==> inputs of job 9271 <==
==> flow/design.v <==
`timescale 1ns / 1ps
module alu_top (
    input  logic        clk,
    input  logic [31:0] op1,
    input  logic [31:0] op2,
    input  logic [3:0]  alu_ctrl,
    output logic [31:0] alu_result,
    output logic        zero
    );
logic [31:0] op1_q;
logic [31:0] op2_q;
logic [3:0]  alu_ctrl_q;
logic [31:0] result_d;
logic        zero_d;
always_ff @(posedge clk)
begin
    op1_q      <= op1;
    op2_q      <= op2;
    alu_ctrl_q <= alu_ctrl;
    alu_result <= result_d;
    zero       <= zero_d;
end
alu computation (
    .op1(op1_q),
    .op2(op2_q),
    .alu_ctrl(alu_ctrl_q),
    .alu_result(result_d),
    .zero(zero_d)
    );
endmodule

`timescale 1ns / 1ps
module alu (
    input logic [31:0] op1,
    input logic [31:0] op2,
    input logic [3:0] alu_ctrl,
    output logic [31:0] alu_result,
    output logic zero
    );
logic [31:0]add_result;
logic [31:0]sub_result;
logic [31:0]and_result;
logic [31:0]or_result;
logic [31:0]xor_result;
logic [31:0]sll_result;
logic [31:0]srl_result;
logic [31:0]sra_result;
logic [31:0]slt_result;
logic [31:0]sltu_result;
assign add_result = op1 + op2 ;
assign sub_result = op1 - op2 ;
assign or_result  = op1 | op2 ; 
assign and_result = op1 & op2 ;
assign xor_result  = op1 ^ op2 ;
assign sll_result  = op1 << op2 ;
assign srl_result  = op1 >> op2 ;
assign sra_result  = $signed(op1) >>> op2 ;
assign slt_result  = ($signed(op1) < $signed(op2)) ? 1 : 0 ;
assign sltu_result  = (op1 < op2) ? 1 : 0 ;
always@(*)
begin
    case(alu_ctrl)
       4'b0000: alu_result = add_result ;
       4'b1000: alu_result = sub_result ;
       4'b0001: alu_result = sll_result ;
       4'b0010: alu_result = slt_result ;
       4'b0011: alu_result = sltu_result ;
       4'b0100: alu_result = xor_result ;
       4'b0101: alu_result = srl_result ;
       4'b1101: alu_result = sra_result ;
       4'b0110: alu_result = or_result ;
       4'b0111: alu_result = and_result ;
       default: alu_result = 32'b0 ;
    endcase
end
assign zero = (alu_result == 0)? 1 : 0 ;    
endmodule
==> flow/run.sh <==
#!/bin/bash
# the make line also repeats each setting of config.mk as NAME=value (left out here)
make -C /OpenROAD-flow-scripts/flow DESIGN_CONFIG=/design/flow/config.mk WORK_HOME=/design/flow/orfs CLKGATE_MAP_FILE= finish
==> flow/config.mk <==
export PLATFORM = sky130hd
export DESIGN_NAME = alu_top
export DESIGN_NICKNAME = alu_top
export VERILOG_FILES = /design/flow/design.v
export SDC_FILE = /design/flow/constraint.sdc
export NUM_CORES = 4
export LEC_CHECK = 0
export ABC_AREA = 1
export CAP_MARGIN = 20
export CORE_MARGIN = 2
export CORE_UTILIZATION = 71
export CTS_CLUSTER_SIZE = 10
export PLACE_DENSITY = 0.6
export SETUP_SLACK_MARGIN = 0.19
export SLEW_MARGIN = 20
==> flow/constraint.sdc <==
create_clock -name core_clock -period 1.34 [get_ports {clk}]
set_input_delay 0.2680 -clock core_clock [delete_from_list [all_inputs] [get_ports {clk}]]
set_output_delay 0.2680 -clock core_clock [all_outputs]
set_load 0.01 [all_outputs]
==> job 9609: changes against job 9271 <==
==> flow/config.mk (replaced) <==
export PLATFORM = sky130hd
export DESIGN_NAME = alu_top
export DESIGN_NICKNAME = alu_top
export VERILOG_FILES = /design/flow/design.v
export SDC_FILE = /design/flow/constraint.sdc
export NUM_CORES = 4
export LEC_CHECK = 0
export CAP_MARGIN = 20
export CORE_ASPECT_RATIO = 0.5
export CORE_MARGIN = 2
export CORE_UTILIZATION = 61
export CTS_CLUSTER_SIZE = 10
export PLACE_DENSITY = 0.6
export SLEW_MARGIN = 20
==> flow/constraint.sdc (replaced) <==
create_clock -name core_clock -period 7.0 [get_ports {clk}]
set_input_delay 1.4000 -clock core_clock [delete_from_list [all_inputs] [get_ports {clk}]]
set_output_delay 1.4000 -clock core_clock [all_outputs]
set_load 0.01 [all_outputs]
==> impl_results.html <==
<p>Metrics extracted from the flow reports.</p>
<table>
<tr><th>Metric</th><th>Value</th></tr>
<tr><th colspan="2">Synth</th></tr>
<tr><td>Fraction of the mapped netlist area in simple logic gates</td><td>19.52%</td></tr>
<tr><td>Main area contributors</td><td>sky130_fd_sc_hd__dfxtp_1 (16%), sky130_fd_sc_hd__ha_1 (9.9%), sky130_fd_sc_hd__mux4_2 (7.7%), sky130_fd_sc_hd__a21oi_1 (5.4%), sky130_fd_sc_hd__nor2_1 (4.8%)</td></tr>
<tr><td>Seq share, synth</td><td>16.44%</td></tr>
<tr><td>Yosys top cell by area</td><td>sky130_fd_sc_hd__dfxtp_1</td></tr>
<tr><td>Largest type area fraction</td><td>16.44%</td></tr>
<tr><td>Post-Synthesis Net Count</td><td>1799</td></tr>
<tr><td>List of most frequent post-synthesis cells</td><td>sky130_fd_sc_hd__nor2_1 (157), sky130_fd_sc_hd__a21oi_1 (133), sky130_fd_sc_hd__nand2_1 (124), sky130_fd_sc_hd__dfxtp_1 (101), sky130_fd_sc_hd__ha_1 (97)</td></tr>
<tr><td>Cells after Synth</td><td>1631</td></tr>
<tr><td>Total standard cell area after synthesis</td><td>0.01230 sq mm</td></tr>
<tr><td>Adder share</td><td>10.19%</td></tr>
<tr><td>Most frequently used cell type in the post-synthesis netlist</td><td>sky130_fd_sc_hd__nor2_1</td></tr>
<tr><th colspan="2">Floorplanning</th></tr>
<tr><td>Die y size</td><td>104.4 um</td></tr>
<tr><td>Area of the core</td><td>0.01959 sq mm</td></tr>
<tr><td>Initial cell density of the core</td><td>62.77%</td></tr>
<tr><th colspan="2">Status</th></tr>
<tr><td>Run status</td><td>timing/DRC/antenna clean</td></tr>
</table>
That was job 9609.
==> impl_results.html <==
<h3>Run summary</h3>
<table>
<tr><th>Metric</th><th>Value</th></tr>
<tr><th colspan="2">Place</th></tr>
<tr><td>Final Wtd Congestion</td><td>1.306</td></tr>
<tr><th colspan="2">Synth</th></tr>
<tr><td>Fraction of the mapped netlist area in simple logic gates</td><td>47.25%</td></tr>
<tr><td>Most frequently used cell type in the post-synthesis netlist</td><td>sky130_fd_sc_hd__nand2_1</td></tr>
<tr><td>Main area contributors</td><td>sky130_fd_sc_hd__nand2_1 (22%), sky130_fd_sc_hd__dfxtp_1 (16%), sky130_fd_sc_hd__nand3_1 (16%), sky130_fd_sc_hd__ha_1 (9.7%), sky130_fd_sc_hd__nor2_1 (5.7%)</td></tr>
<tr><td>Synth flops</td><td>101</td></tr>
<tr><td>Adder share</td><td>10.06%</td></tr>
<tr><td>Total standard cell area after synthesis</td><td>0.01246 sq mm</td></tr>
<tr><td>Yosys top cell by area</td><td>sky130_fd_sc_hd__nand2_1</td></tr>
<tr><td>Largest type area fraction</td><td>21.63%</td></tr>
<tr><td>List of most frequent post-synthesis cells</td><td>sky130_fd_sc_hd__nand2_1 (718), sky130_fd_sc_hd__nand3_1 (388), sky130_fd_sc_hd__nor2_1 (190), sky130_fd_sc_hd__inv_1 (186), sky130_fd_sc_hd__a21oi_1 (126)</td></tr>
<tr><td>Seq share, synth</td><td>16.23%</td></tr>
<tr><td>Cells after Synth</td><td>2237</td></tr>
<tr><th colspan="2">Status</th></tr>
<tr><td>First error</td><td>[ERROR DPL-0033] detailed placement checks failed during check placement.</td></tr>
<tr><td>Stopping stage</td><td>3_5_place_dp</td></tr>
<tr><td>Run status</td><td>did not finish</td></tr>
<tr><th colspan="2">Floorplanning</th></tr>
<tr><td>Die y size</td><td>136.5 um</td></tr>
<tr><td>Number of top-level pins</td><td>102</td></tr>
</table>
That was job 9271.
